## fifo
module fifo #(
    parameter DATA_WIDTH = 16,
    parameter DEPTH = 64, 
    parameter ALMOST_FULL_THRESH = 56,
    parameter ALMOST_EMPTY_THRESH = 8
)(
    input                   clk,
    input                   rst_n,        
    input                   wr_en,
    input  [DATA_WIDTH-1:0] wr_data,
    input                   rd_en,
    output reg [DATA_WIDTH-1:0] rd_data,
    output                  full,
    output                  empty,
    output                  almost_full,
    output                  almost_empty,
    output                  overflow_err,
    output                  underflow_err,
    output [DATA_WIDTH-1:0] fifo_count
);
Size in the first run: ~1100 flip-flops, roughly 45000 µm² of cells after synthesis.
clock: 1.76 ns
lec_check: 0
abc_area: 1
cap_margin: 5
cell_pad_in_sites_detail_placement: 0
cell_pad_in_sites_global_placement: 0
core_margin: 2
core_utilization: 72
cts_cluster_size: 76
max_routing_layer: met4
place_density: 0.65
setup_slack_margin: 0.31
slew_margin: 20
run.sh (not shown) runs the stock make flow with config.mk's settings and CLKGATE_MAP_FILE=.
The starting point produced a layout that fails on negative setup slack.
Rerun with:
--- a/flow/config.mk
+++ b/flow/config.mk
@@ -9 +9 @@
-export CAP_MARGIN = 5
+export CAP_MARGIN = 20
@@ -11,0 +12 @@
+export CORE_ASPECT_RATIO = 1.06
@@ -13,5 +14,2 @@
-export CORE_UTILIZATION = 72
-export CTS_CLUSTER_SIZE = 76
-export MAX_ROUTING_LAYER = met4
-export PLACE_DENSITY = 0.65
-export SETUP_SLACK_MARGIN = 0.31
+export CORE_UTILIZATION = 66
+export SETUP_SLACK_MARGIN = -0.17
==> flow/constraint.sdc (replaced) <==
create_clock -name core_clock -period 2.28 [get_ports {clk}]
set_input_delay 0.4560 -clock core_clock [delete_from_list [all_inputs] [get_ports {clk}]]
set_output_delay 0.4560 -clock core_clock [all_outputs]
set_load 0.01 [all_outputs]
The new run completed, yet does not pass: negative setup slack.
Core utilization drops by 14 points.
Final area drops by 8.0%.
Routed wire length drops by 19%.
Sequential cell count is unchanged.
Clock power drops by 20%.
Worst setup slack gains 0.54 ns.
Total power drops by 33%.
First-iteration DRC count drops by 37%.
Clock-buffer cell count drops by 10.
Critical path depth drops by 1.

* * *

v59:
fifo again, from the RTL that the note above started with.
==> flow/config.mk <==
export PLATFORM = sky130hd
export DESIGN_NAME = fifo
export DESIGN_NICKNAME = fifo
export VERILOG_FILES = /design/flow/design.v
export SDC_FILE = /design/flow/constraint.sdc
export NUM_CORES = 4
export LEC_CHECK = 0
export ABC_AREA = 1
export CAP_MARGIN = 20
export CELL_PAD_IN_SITES_DETAIL_PLACEMENT = 0
export CELL_PAD_IN_SITES_GLOBAL_PLACEMENT = 1
export CORE_MARGIN = 2
export CORE_UTILIZATION = 57
export GPL_ROUTABILITY_DRIVEN = 0
export PLACE_DENSITY_LB_ADDON = 0.14
export SETUP_SLACK_MARGIN = 0.63
export SLEW_MARGIN = 20
export TNS_END_PERCENT = 95
==> flow/constraint.sdc <==
create_clock -name core_clock -period 2.28 [get_ports {clk}]
set_input_delay 0.4560 -clock core_clock [delete_from_list [all_inputs] [get_ports {clk}]]
set_output_delay 0.4560 -clock core_clock [all_outputs]
set_load 0.01 [all_outputs]
Input changes introduced in v58 (baseline for comparison: v59):
- CORE_UTILIZATION changed from 57 to 70
- TNS_END_PERCENT removed (was 95)
- CELL_PAD_IN_SITES_DETAIL_PLACEMENT removed (was 0)
- GPL_ROUTABILITY_DRIVEN removed (was 0)
- CTS_CLUSTER_SIZE newly set to 71
- SETUP_SLACK_MARGIN removed (was 0.63)
- PLACE_DENSITY_LB_ADDON removed (was 0.14)
- PLACE_DENSITY newly set to 0.6
- CELL_PAD_IN_SITES_GLOBAL_PLACEMENT removed (was 1)
- the clock period (ns, I/O delays scaled along) changed from 2.28 to 1.73
Results
Diff v59 -> v58: adder and majority gate portion of the synthesized area ~0 delta; placed wire-length estimate after detailed placement +0.72%; area share of buffers outside the clock network -0.54 points. | die outline height | higher: v59 |. To summarise v58: no stage aborted, but the layout did not pass its checks, failing on setup timing.
Inputs modified between v58 and v27:
- changing CTS_CLUSTER_SIZE from 71 to 74
- changing PLACE_DENSITY from 0.6 to 0.42
- setting SETUP_SLACK_MARGIN to -0.12 for the first time
- changing CORE_UTILIZATION from 70 to 72
Findings:
Finished, but not clean: v27, with setup timing. Re die span in x: v58 and v27 aren't equal, and the higher value belongs to v58. Re sum of net half-perimeters after detailed placement: v27 is about 4.7% down on v58. Gate count after technology mapping came out exactly the same in v58 and v27. On routed length on met2, the higher figure sits with v27, not v58. v27 gives more cell area after layout than v58 did.
Relative to v27, the following input files were edited for v2:
- CELL_PAD_IN_SITES_GLOBAL_PLACEMENT newly set to 0
- CELL_PAD_IN_SITES_DETAIL_PLACEMENT newly set to 0
- CTS_CLUSTER_SIZE changed from 74 to 37
- PLACE_DENSITY changed from 0.42 to 0.65
- SETUP_SLACK_MARGIN changed from -0.12 to 0.35
- ABC_AREA changed from 1 to 0
- the clock period (ns, I/O delays scaled along) changed from 1.73 to 1.74
--- outcome ---
- From the logs: v2 reached the end of the flow and failed the layout checks with capacitance limit, slew limit, setup timing.
- v27 reports its endpoint of the most critical setup path as rd_data[11] while v2 reports rd_data[13].
- Looking at total die area across v2 and v27, the one that comes out higher is v27.
- The worst hold slack after final layout of v2 exceeds that of v27 by 0.043 ns.
- NOTE: final net count in v2 falls short of that of v27
- The max-slew headroom at the worst pin number comes out lower for v2 vs v27.
- Going from v27 to v2, count of clock-buffer cells in the layout grows by 2.
- On net switching power, v2 does better than v27.
- Delta (v2 minus v27): global-route usage shows an increase of 5.6 points; final area shows a reduction of about 6%; part of the total power dissipated in the clock network shows an increase of 1.7 points; post-layout minimum cycle time shows an increase of 1.28 ns.

* * *

fifo again, from the RTL that the note above started with.
Design fifo, start of the top module:
module fifo #(
    parameter DATA_WIDTH = 16,
    parameter DEPTH = 64, 
    parameter ALMOST_FULL_THRESH = 56,
    parameter ALMOST_EMPTY_THRESH = 8
)(
    input                   clk,
    input                   rst_n,        
    input                   wr_en,
    input  [DATA_WIDTH-1:0] wr_data,
    input                   rd_en,
    output reg [DATA_WIDTH-1:0] rd_data,
    output                  full,
    output                  empty,
    output                  almost_full,
    output                  almost_empty,
    output                  overflow_err,
    output                  underflow_err,
    output [DATA_WIDTH-1:0] fifo_count
);
export LEC_CHECK = 0
export ABC_AREA = 1
export CAP_MARGIN = 20
export CELL_PAD_IN_SITES_GLOBAL_PLACEMENT = 2
export CORE_MARGIN = 2
export CORE_UTILIZATION = 40
export CTS_CLUSTER_DIAMETER = 102
export GPL_ROUTABILITY_DRIVEN = 0
export PLACE_DENSITY = 0.6
export SLEW_MARGIN = 40
export TNS_END_PERCENT = 60
create_clock -name core_clock -period 3.3 [get_ports {clk}]
Next try:
Settings changed: ABC_AREA 1 to default, CELL_PAD_IN_SITES_GLOBAL_PLACEMENT 2 to default, CTS_CLUSTER_DIAMETER 102 to default, GPL_ROUTABILITY_DRIVEN 0 to default, SETUP_SLACK_MARGIN from default to 0.39, SLEW_MARGIN 40 to 20, TNS_END_PERCENT 60 to default.
Clock period 3.3 ns to 3.12 ns, I/O delays scaled along.
Result: Via count went down by 30%. Clock skew went up by 22 ps. Combinational power went down by 22%.
Next try:
Settings changed: CAP_MARGIN 20 to 15, CORE_UTILIZATION 40 to 70, CTS_CLUSTER_DIAMETER from default to 374, CTS_CLUSTER_SIZE from default to 14, SETUP_SLACK_MARGIN 0.39 to -0.18.
Clock period 3.12 ns to 1.84 ns, I/O delays scaled along.
What happened:
- This time the run completed and failed the layout checks on negative setup slack
- total power rises by 72%
- clock skew falls by 19 ps
- clock power rises by 35%
- die size falls by 42%
- hold slack gains 170 ps
- utilization rises by 37 points
- via count rises by 7.5%
Next try:
Settings changed: CAP_MARGIN 15 to 20, CORE_UTILIZATION 70 to 40, CTS_CLUSTER_DIAMETER 374 to default, CTS_CLUSTER_SIZE 14 to default, SETUP_SLACK_MARGIN -0.18 to default.
Clock period 1.84 ns to 3.12 ns, I/O delays scaled along.
Result:
- With this change the flow finished clean
- worst hold slack degrades by 120 ps
- routed wire length drops by 6.3%
- via count is lower by 6.7%
- worst setup slack gets better by 1100 ps
- flip-flop count stays the same
- final cell count is higher by 17%
- sequential power came out lower by 41%
- clock-buffer cell count is higher by 17
- clock power went down by 25%
- synthesized area stays the same
- critical path depth fell by 6

* * *

The RTL this note starts from:
==> flow/design.v <==
`timescale 1ns / 1ps
module fifo #(
    parameter DATA_WIDTH = 16,
    parameter DEPTH = 64, 
    parameter ALMOST_FULL_THRESH = 56,
    parameter ALMOST_EMPTY_THRESH = 8
)(
    input                   clk,
    input                   rst_n,        
    input                   wr_en,
    input  [DATA_WIDTH-1:0] wr_data,
    input                   rd_en,
    output reg [DATA_WIDTH-1:0] rd_data,
    output                  full,
    output                  empty,
    output                  almost_full,
    output                  almost_empty,
    output                  overflow_err,
    output                  underflow_err,
    output [DATA_WIDTH-1:0] fifo_count
);
    function integer clog2;
        input integer value;
        integer i;
        begin
            clog2 = 0;
            for (i = value-1; i > 0; i = i >> 1)
                clog2 = clog2 + 1;
        end
    endfunction
    localparam ADDR_WIDTH = clog2(DEPTH);
    reg [DATA_WIDTH-1:0] mem [0:DEPTH-1];
    reg [ADDR_WIDTH-1:0] write_pointer;    
    reg [ADDR_WIDTH-1:0] read_pointer;     
    reg [clog2(DEPTH+1)-1:0] count;        
    reg overflow_flag, underflow_flag;
    assign full         = (count == DEPTH);
    assign empty        = (count == 0);
    assign almost_full  = (count >= ALMOST_FULL_THRESH);
    assign almost_empty = (count <= ALMOST_EMPTY_THRESH);
    assign overflow_err = overflow_flag;
    assign underflow_err= underflow_flag;
    assign fifo_count   = count;
    always @(posedge clk) begin
        if (wr_en && !full)
            mem[write_pointer] <= wr_data;
    end
    always @(posedge clk or negedge rst_n) begin
        if (!rst_n) begin
            write_pointer <= 0;
        end else if (wr_en) begin
            if (!full) begin
                write_pointer <= write_pointer + 1'b1;
            end
        end
    end
    always @(posedge clk or negedge rst_n) begin
        if (!rst_n) begin
            read_pointer <= 0;
            rd_data <= 0;
        end else if (rd_en) begin
            if (!empty) begin
                rd_data <= mem[read_pointer];
                read_pointer <= read_pointer + 1'b1;
            end
        end
    end
    always @(posedge clk or negedge rst_n) begin
        if (!rst_n) begin
            count <= 0;
        end else begin
            case ({wr_en && !full, rd_en && !empty})
                2'b10: count <= count + 1'b1; 
                2'b01: count <= count - 1'b1;
                default: count <= count;      
            endcase
        end
    end
    always @(posedge clk or negedge rst_n) begin
        if (!rst_n) begin
            overflow_flag  <= 1'b0;
            underflow_flag <= 1'b0;
        end else begin
            if (wr_en && full)
                overflow_flag <= 1'b1;
            else if (overflow_flag && rd_en && !empty)
                overflow_flag <= 1'b0;
            if (rd_en && empty)
                underflow_flag <= 1'b1;
            else if (underflow_flag && wr_en && !full)
                underflow_flag <= 1'b0;
        end
    end
endmodule
export LEC_CHECK = 0
export ABC_AREA = 1
export CAP_MARGIN = 20
export CELL_PAD_IN_SITES_GLOBAL_PLACEMENT = 1
export CORE_ASPECT_RATIO = 0.98
export CORE_MARGIN = 6
export CORE_UTILIZATION = 40
export CTS_CLUSTER_DIAMETER = 102
export CTS_CLUSTER_SIZE = 24
export GPL_ROUTABILITY_DRIVEN = 1
export GPL_TIMING_DRIVEN = 0
export PLACE_DENSITY = 0.6
export SLEW_MARGIN = 40
export TNS_END_PERCENT = 60
create_clock -name core_clock -period 3.87 [get_ports {clk}]
The starting point passed the timing, DRC and antenna checks.
Edit:
Settings changed: CELL_PAD_IN_SITES_DETAIL_PLACEMENT from default to 0, CELL_PAD_IN_SITES_GLOBAL_PLACEMENT 1 to 0, CORE_ASPECT_RATIO 0.98 to default, CORE_MARGIN 6 to 2, CORE_UTILIZATION 40 to 72, CTS_CLUSTER_DIAMETER 102 to default, CTS_CLUSTER_SIZE 24 to default, GPL_ROUTABILITY_DRIVEN 1 to default, GPL_TIMING_DRIVEN 0 to default, PLACE_DENSITY 0.6 to 0.67, SETUP_SLACK_MARGIN from default to -0.17, SLEW_MARGIN 40 to 20, TNS_END_PERCENT 60 to default.
Clock period 3.87 ns to 1.76 ns, I/O delays scaled along.
Effect: The new run ran to the end with violations: negative setup slack; sequential power rises by 120%; final cell count falls by 9.2%; design area rises by 7.5%; setup slack is worse by 1200 ps; synthesized cell count is unchanged; total power rises to 2.7 times its value; wire length falls by 4.1%; clock-buffer cell count rises by 47; via count rises by 14%; sequential share of layout area falls by 4.4 points.
No activity file was given, so power comes from the tool's default toggle rates.
